==> run F: inputs <==
==> flow/design.v (excerpt) <==
module axi_gpio_expanded
#(
    parameter C_ALL_INPUTS        = 0,             
    parameter C_ALL_OUTPUTS       = 0,             
    parameter C_GPIO_WIDTH        = 32,            
    parameter C_DOUT_DEFAULT      = 32'h00000000,  
    parameter C_TRI_DEFAULT       = 32'hFFFFFFFF,  
    parameter C_IS_DUAL           = 1,             
    parameter C_ALL_INPUTS_2      = 0,             
    parameter C_ALL_OUTPUTS_2     = 0,             
    parameter C_GPIO2_WIDTH       = 32,            
    parameter C_DOUT_DEFAULT_2    = 32'h00000000,  
    parameter C_TRI_DEFAULT_2     = 32'hFFFFFFFF,  
    parameter C_INTERRUPT_PRESENT = 1              
)
(
    input logic ACLK,     
    input logic ARESETn,  
    input  logic              [8:2] AWADDR,    
    input  logic              [2:0] AWPROT,    
    input  logic                    AWVALID,   
    output logic                    AWREADY,   
    input  logic             [31:0] WDATA,   
    input  logic              [3:0] WSTRB,   
    input  logic                    WVALID,  
    output logic                    WREADY,  
    output logic              [1:0] BRESP,   
    output logic                    BVALID,  
    input  logic                    BREADY,  
    input  logic              [8:2] ARADDR,    
    input  logic              [2:0] ARPROT,    
    input  logic                    ARVALID,   
    output logic                    ARREADY,   
    output logic             [31:0] RDATA,   
    output logic              [1:0] RRESP,   
    output logic                    RVALID,  
    input  logic                    RREADY,  
    output logic ip2intc_irpt,                    
    input  logic  [C_GPIO_WIDTH-1:0] gpio_io_i,   
    output logic  [C_GPIO_WIDTH-1:0] gpio_io_o,   
    output logic  [C_GPIO_WIDTH-1:0] gpio_io_t,   
    input  logic [C_GPIO2_WIDTH-1:0] gpio2_io_i,  
    output logic [C_GPIO2_WIDTH-1:0] gpio2_io_o,  
    output logic [C_GPIO2_WIDTH-1:0] gpio2_io_t   
);
==> flow/config.mk <==
export PLATFORM = sky130hd
export DESIGN_NAME = axi_gpio_expanded
export DESIGN_NICKNAME = axi_gpio_expanded
export VERILOG_FILES = /design/flow/design.v
export SDC_FILE = /design/flow/constraint.sdc
export NUM_CORES = 4
export LEC_CHECK = 0
export ABC_AREA = 1
export CAP_MARGIN = 20
export CORE_MARGIN = 2
export CORE_UTILIZATION = 23
export CTS_CLUSTER_DIAMETER = 263
export CTS_CLUSTER_SIZE = 19
export GPL_ROUTABILITY_DRIVEN = 0
export HOLD_SLACK_MARGIN = 0.2
export MAX_ROUTING_LAYER = met5
export PLACE_DENSITY_LB_ADDON = 0.17
export SLEW_MARGIN = 30
==> flow/constraint.sdc <==
create_clock -name core_clock -period 4.06 [get_ports {ACLK}]
set_input_delay 0.8120 -clock core_clock [delete_from_list [all_inputs] [get_ports {ACLK}]]
set_output_delay 0.8120 -clock core_clock [all_outputs]
set_load 0.01 [all_outputs]
run.sh (not shown) runs the stock make flow with config.mk's settings and CLKGATE_MAP_FILE=.
==> inputs of run P, as changes to run F <==
==> flow/config.mk (replaced) <==
export PLATFORM = sky130hd
export DESIGN_NAME = axi_gpio_expanded
export DESIGN_NICKNAME = axi_gpio_expanded
export VERILOG_FILES = /design/flow/design.v
export SDC_FILE = /design/flow/constraint.sdc
export NUM_CORES = 4
export LEC_CHECK = 0
export CAP_MARGIN = 20
export CORE_MARGIN = 2
export CORE_UTILIZATION = 59
export SLEW_MARGIN = 20
==> flow/constraint.sdc (replaced) <==
create_clock -name core_clock -period 3.29 [get_ports {ACLK}]
set_input_delay 0.6580 -clock core_clock [delete_from_list [all_inputs] [get_ports {ACLK}]]
set_output_delay 0.6580 -clock core_clock [all_outputs]
set_load 0.01 [all_outputs]
==> inputs of run R, as changes to run F <==
==> flow/config.mk (replaced) <==
export PLATFORM = sky130hd
export DESIGN_NAME = axi_gpio_expanded
export DESIGN_NICKNAME = axi_gpio_expanded
export VERILOG_FILES = /design/flow/design.v
export SDC_FILE = /design/flow/constraint.sdc
export NUM_CORES = 4
export LEC_CHECK = 0
export CAP_MARGIN = 20
export CORE_MARGIN = 2
export CORE_UTILIZATION = 61
export SETUP_SLACK_MARGIN = -0.13
export SLEW_MARGIN = 20
==> flow/constraint.sdc (replaced) <==
create_clock -name core_clock -period 1.69 [get_ports {ACLK}]
set_input_delay 0.3380 -clock core_clock [delete_from_list [all_inputs] [get_ports {ACLK}]]
set_output_delay 0.3380 -clock core_clock [all_outputs]
set_load 0.01 [all_outputs]
==> inputs of run Y, as changes to run F <==
==> flow/config.mk (replaced) <==
export PLATFORM = sky130hd
export DESIGN_NAME = axi_gpio_expanded
export DESIGN_NICKNAME = axi_gpio_expanded
export VERILOG_FILES = /design/flow/design.v
export SDC_FILE = /design/flow/constraint.sdc
export NUM_CORES = 4
export LEC_CHECK = 0
export CAP_MARGIN = 20
export CORE_MARGIN = 2
export CORE_UTILIZATION = 72
export CTS_CLUSTER_DIAMETER = 231
export CTS_CLUSTER_SIZE = 45
export PLACE_DENSITY_LB_ADDON = 0.19
export SETUP_SLACK_MARGIN = 0.81
export SLEW_MARGIN = 20
export TNS_END_PERCENT = 5
==> flow/constraint.sdc (replaced) <==
create_clock -name core_clock -period 2.72 [get_ports {ACLK}]
set_input_delay 0.5440 -clock core_clock [delete_from_list [all_inputs] [get_ports {ACLK}]]
set_output_delay 0.5440 -clock core_clock [all_outputs]
set_load 0.01 [all_outputs]
==> results <==
Status: run R complete, but fails checks; run P complete, no violations; run F complete, no violations; run Y stopped before the end
Last stage reached: run R -; run P -; run F -; run Y 3_3_place_gp
Layout check failures: run R negative setup slack; run P -; run F -; run Y -
Yosys top cell area share: run R 0.564; run P 0.564; run F 0.527; run Y 0.564
Worst endpoint data arrival time: run R 2.29 ns; run P 2.83 ns; run F 2.93 ns; run Y -
Non-clock buffer instance count of the final layout: run R 356; run P 299; run F 301; run Y -
Min setup slack post-route: run R -0.145 ns; run P 0.840 ns; run F 1.52 ns; run Y -
Combinational cell area excluding buffers and inverters: run R 4400 um^2; run P 4330 um^2; run F 4120 um^2; run Y -
Power attributed to combinational cells: run R 1.07 mW; run P 0.482 mW; run F 0.417 mW; run Y -
Count of maximum capacitance violations: run R 0; run P 0; run F 0; run Y -
Core Util at FP: run R 0.618; run P 0.597; run F 0.233; run Y 0.733
Maximum level of the CTS H-tree: run R 1; run P 1; run F 1; run Y -
GRT Residual Overflow: run R 0; run P 0; run F 0; run Y -
Min-Delay Endpoint: run R gpio.gpio2_io_i_reg[3]; run P gpio.gpio_io_o[8]; run F gpio.gpio2_io_o[1]; run Y -
Sequential share of power: run R 0.483; run P 0.501; run F 0.573; run Y -
Highest routed metal layer: run R met5; run P met4; run F met5; run Y -
Number of DRC violations after detailed routing: run R 0; run P 0; run F 0; run Y -
Final non-clock buffer share: run R 0.232; run P 0.204; run F 0.195; run Y -
Worst Hold Margin: run R 0.221 ns; run P 0.449 ns; run F 0.447 ns; run Y -
Flop2flop setup slack: run R -0.13 ns; run P 1.20 ns; run F 1.86 ns; run Y -
Total routed wire length on the met1 layer: run R 14100 um; run P 13200 um; run F 19000 um; run Y -
GRT Resource Usage Total: run R 0.387; run P 0.317; run F 0.151; run Y -
Cell total after placement: run R 1589; run P 1539; run F 2295; run Y -
X dimension of the die: run R 136 um; run P 138 um; run F 226 um; run Y 125 um
CLK BUF: run R 48; run P 48; run F 20; run Y -
Hold-fix buffers at CTS: run R 0; run P 0; run F 0; run Y -
Internal power contribution: run R 11.9 mW; run P 5.91 mW; run F 4.05 mW; run Y -
Routed wire length on met3: run R 3640 um; run P 2620 um; run F 2100 um; run Y -
CTS-repair resized insts: run R 60; run P 0; run F 0; run Y -

========
==> build 63 <==
Starting RTL as in the previous note.
Settings: LEC_CHECK=0, ABC_AREA=1, CAP_MARGIN=25, CELL_PAD_IN_SITES_DETAIL_PLACEMENT=2, CELL_PAD_IN_SITES_GLOBAL_PLACEMENT=3, CORE_MARGIN=7, CORE_UTILIZATION=25, GPL_ROUTABILITY_DRIVEN=0, GPL_TIMING_DRIVEN=1, HOLD_SLACK_MARGIN=0.19, MAX_ROUTING_LAYER=met4, MIN_ROUTING_LAYER=met2, SLEW_MARGIN=20, TNS_END_PERCENT=40; clock period 4.62 ns.
==> build 86 (differences from build 63) <==
==> flow/config.mk (replaced) <==
export PLATFORM = sky130hd
export DESIGN_NAME = axi_gpio_expanded
export DESIGN_NICKNAME = axi_gpio_expanded
export VERILOG_FILES = /design/flow/design.v
export SDC_FILE = /design/flow/constraint.sdc
export NUM_CORES = 4
export LEC_CHECK = 0
export CAP_MARGIN = 20
export CORE_MARGIN = 2
export CORE_UTILIZATION = 64
export SETUP_SLACK_MARGIN = 1.0
export SLEW_MARGIN = 20
==> flow/constraint.sdc (replaced) <==
create_clock -name core_clock -period 3.39 [get_ports {ACLK}]
set_input_delay 0.6780 -clock core_clock [delete_from_list [all_inputs] [get_ports {ACLK}]]
set_output_delay 0.6780 -clock core_clock [all_outputs]
set_load 0.01 [all_outputs]
==> trial 22 (differences from build 63) <==
==> flow/config.mk (replaced) <==
export PLATFORM = sky130hd
export DESIGN_NAME = axi_gpio_expanded
export DESIGN_NICKNAME = axi_gpio_expanded
export VERILOG_FILES = /design/flow/design.v
export SDC_FILE = /design/flow/constraint.sdc
export NUM_CORES = 4
export LEC_CHECK = 0
export CAP_MARGIN = 20
export CORE_MARGIN = 2
export CORE_UTILIZATION = 63
export SLEW_MARGIN = 20
==> flow/constraint.sdc (replaced) <==
create_clock -name core_clock -period 6.61 [get_ports {ACLK}]
set_input_delay 1.3220 -clock core_clock [delete_from_list [all_inputs] [get_ports {ACLK}]]
set_output_delay 1.3220 -clock core_clock [all_outputs]
set_load 0.01 [all_outputs]
==> qor summary <==
	build 86	build 63	trial 22
Post-synthesis cell count from yosys	1070	1399	1070
Status	no timing/DRC/antenna violations	no timing/DRC/antenna violations	no timing/DRC/antenna violations
Gate Area	4340 um^2	4120 um^2	4330 um^2
Cell area after synthesis	10600 um^2	11400 um^2	10600 um^2
Terminating pin of the worst hold path	gpio.gpio2_io_o[15]	gpio.gpio_io_o[26]	gpio.gpio2_io_o[19]
Area inside the core boundary	16400 um^2	44500 um^2	16500 um^2
Worst Clk Skew	0.0107 ns	0.0124 ns	0.00996 ns
Number of warning messages in the logs	37	35	36
Sum of routed wire segments on met1	13000 um	0 um	12900 um
Met2 wire len	16500 um	24200 um	15800 um
Tapcells	220	592	220
Smallest setup slack after layout	0.989 ns	1.68 ns	3.19 ns
GR met2 Demand/Resource	64.6%	29.6%	59.5%
Metal3 WL	3230 um	22800 um	3150 um
R2r setup slk	1.24 ns	2.17 ns	4.23 ns
Fraction of synthesized cell area in xor and xnor cells	5.45%	4.01%	5.45%
Top cell area share	56.4%	52.7%	56.4%
Dpl cell area	13600 um^2	14700 um^2	13500 um^2
Met3 Use GR	10.0%	42.4%	8.75%
Net Sw Frac	21.9%	23.9%	21.4%
Share of cell area taken by muxes after synthesis	7.05%	0%	7.05%
Power is estimated from default activity; no workload was simulated.
